==> 01-20: inputs <==
Design top, start of the top module:
module top(
    input wire                  clk_i,           
    input wire                  rstn_i,          
    input wire                  start_i,         
    input wire signed   [31:0]  vector_x_i,      
    input wire signed   [31:0]  quant_w_i,       
    output wire                 done_o,          
    output wire signed  [31:0]  dout_o           
);
export LEC_CHECK = 0
export ABC_AREA = 1
export CAP_MARGIN = 20
export CORE_MARGIN = 2
export CORE_UTILIZATION = 72
export CTS_CLUSTER_DIAMETER = 373
export HOLD_SLACK_MARGIN = -0.07
export MAX_ROUTING_LAYER = met4
export SLEW_MARGIN = 20
export TNS_END_PERCENT = 40
create_clock -name core_clock -period 17.8 [get_ports {clk_i}]
run.sh (not shown) runs the stock make flow with config.mk's settings and CLKGATE_MAP_FILE=.
==> 12-22: changes against 01-20 <==
CORE_UTILIZATION = 71   (was 72)
CTS_CLUSTER_DIAMETER = not set   (was 373)
HOLD_SLACK_MARGIN = 0.29   (was -0.07)
MAX_ROUTING_LAYER = not set   (was met4)
SETUP_SLACK_MARGIN = -1.39   (was not set)
TNS_END_PERCENT = not set   (was 40)
==> flow/constraint.sdc (replaced) <==
create_clock -name core_clock -period 18.4 [get_ports {clk_i}]
set_input_delay 3.6800 -clock core_clock [delete_from_list [all_inputs] [get_ports {clk_i}]]
set_output_delay 3.6800 -clock core_clock [all_outputs]
set_load 0.01 [all_outputs]
==> summary of the runs <==
- In synthesized cell count, 01-20 and 12-22 do not differ.
- Of 12-22 and 01-20, 12-22 has the higher die size (gap 1.4%, measured against 01-20).
- Worst hold slack: 01-20 is better than 12-22 (0.047 ns).
- In 12-22 the clock-buffer cell count is higher than in 01-20, by 3.
- 12-22 finished but fails on setup timing. 01-20 completed, yet does not pass: antenna rules, setup timing.
- Area after synthesis is the same in 01-20 and 12-22.

* * *

==> inputs of raven <==
Starting RTL as in the previous note.
// top
module top(
    input wire                  clk_i,           
    input wire                  rstn_i,          
    input wire                  start_i,         
    input wire signed   [31:0]  vector_x_i,      
    input wire signed   [31:0]  quant_w_i,       
    output wire                 done_o,          
    output wire signed  [31:0]  dout_o           
);
Settings: LEC_CHECK=0, ABC_AREA=1, CAP_MARGIN=20, CORE_MARGIN=2, CORE_UTILIZATION=70, CTS_CLUSTER_DIAMETER=256, CTS_CLUSTER_SIZE=30, SLEW_MARGIN=20; clock period 6.68 ns.
==> harbor (differences from raven) <==
--- a/flow/config.mk
+++ b/flow/config.mk
@@ -9,6 +9,5 @@
 export CAP_MARGIN = 20
 export CORE_MARGIN = 2
-export CORE_UTILIZATION = 70
-export CTS_CLUSTER_DIAMETER = 256
-export CTS_CLUSTER_SIZE = 30
+export CORE_UTILIZATION = 72
+export HOLD_SLACK_MARGIN = -0.1
 export SLEW_MARGIN = 20
==> flow/constraint.sdc (replaced) <==
create_clock -name core_clock -period 18.3 [get_ports {clk_i}]
set_input_delay 3.6600 -clock core_clock [delete_from_list [all_inputs] [get_ports {clk_i}]]
set_output_delay 3.6600 -clock core_clock [all_outputs]
set_load 0.01 [all_outputs]
==> zinc (differences from raven) <==
--- a/flow/config.mk
+++ b/flow/config.mk
@@ -9,6 +9,8 @@
 export CAP_MARGIN = 20
 export CORE_MARGIN = 2
-export CORE_UTILIZATION = 70
-export CTS_CLUSTER_DIAMETER = 256
-export CTS_CLUSTER_SIZE = 30
+export CORE_UTILIZATION = 72
+export HOLD_SLACK_MARGIN = -0.08
+export MAX_ROUTING_LAYER = met4
+export PLACE_DENSITY = 0.37
 export SLEW_MARGIN = 20
+export TNS_END_PERCENT = 40
==> flow/constraint.sdc (replaced) <==
create_clock -name core_clock -period 17.8 [get_ports {clk_i}]
set_input_delay 3.5600 -clock core_clock [delete_from_list [all_inputs] [get_ports {clk_i}]]
set_output_delay 3.5600 -clock core_clock [all_outputs]
set_load 0.01 [all_outputs]
==> results <==
quantity	harbor	raven	zinc
Startpoint Class	primary input	-	primary input
ClkCell Share	2.45%	-	2.48%
Post-CTS resize count	122	610	104
Logic gate fraction of the total cell area	59.0%	-	59.1%
Count of max-cap constraint violations	0	-	0
Outcome	complete, but fails checks	did not finish	complete, but fails checks
Failing step	-	5_1_grt	-
Layout check failures	negative setup slack	-	antenna violations, negative setup slack
Via Count	44900	-	42600
Postcts setup bufs	37	209	23
Final count of pins violating max slew	0	-	0
Worst hold margin	0.358 ns	-	0.413 ns
Layout inverter count without the clock tree	1050	-	1050
Worst Hold Class	flop to flop	-	flop to flop
Num CTS Buffers	43	18	43
Average detailed-routed wire length per instance	19.9 um	-	17.6 um
Standard cell area after detailed placement	52300 sq um	57000 sq um	52100 sq um
Tap cell count	846	-	846
Start point of the worst hold path	quantize_inst.q_done$_SDFFE_PN0P_	-	quantize_inst.q_done$_SDFFE_PN0P_
Total met3 wirelength after detailed routing	13300 um	-	8830 um
Tool warnings	45	-	60
First-pass iteration count of the detailed router	9	-	8
Cell with the largest stage delay on the worst path	nand3_1	-	clkdlybuf4s50_1
Final cell count without fillers	7497	-	7463
Reg clk slew, reported paths	0.07 ns	-	0.06 ns
Destination of the critical timing path	quantize_inst.rScaled[4]$_DFF_PN0_	-	quantize_inst.rScaled[4]$_DFF_PN0_
Slew @ Worst Pin	1.13 ns	-	1.21 ns
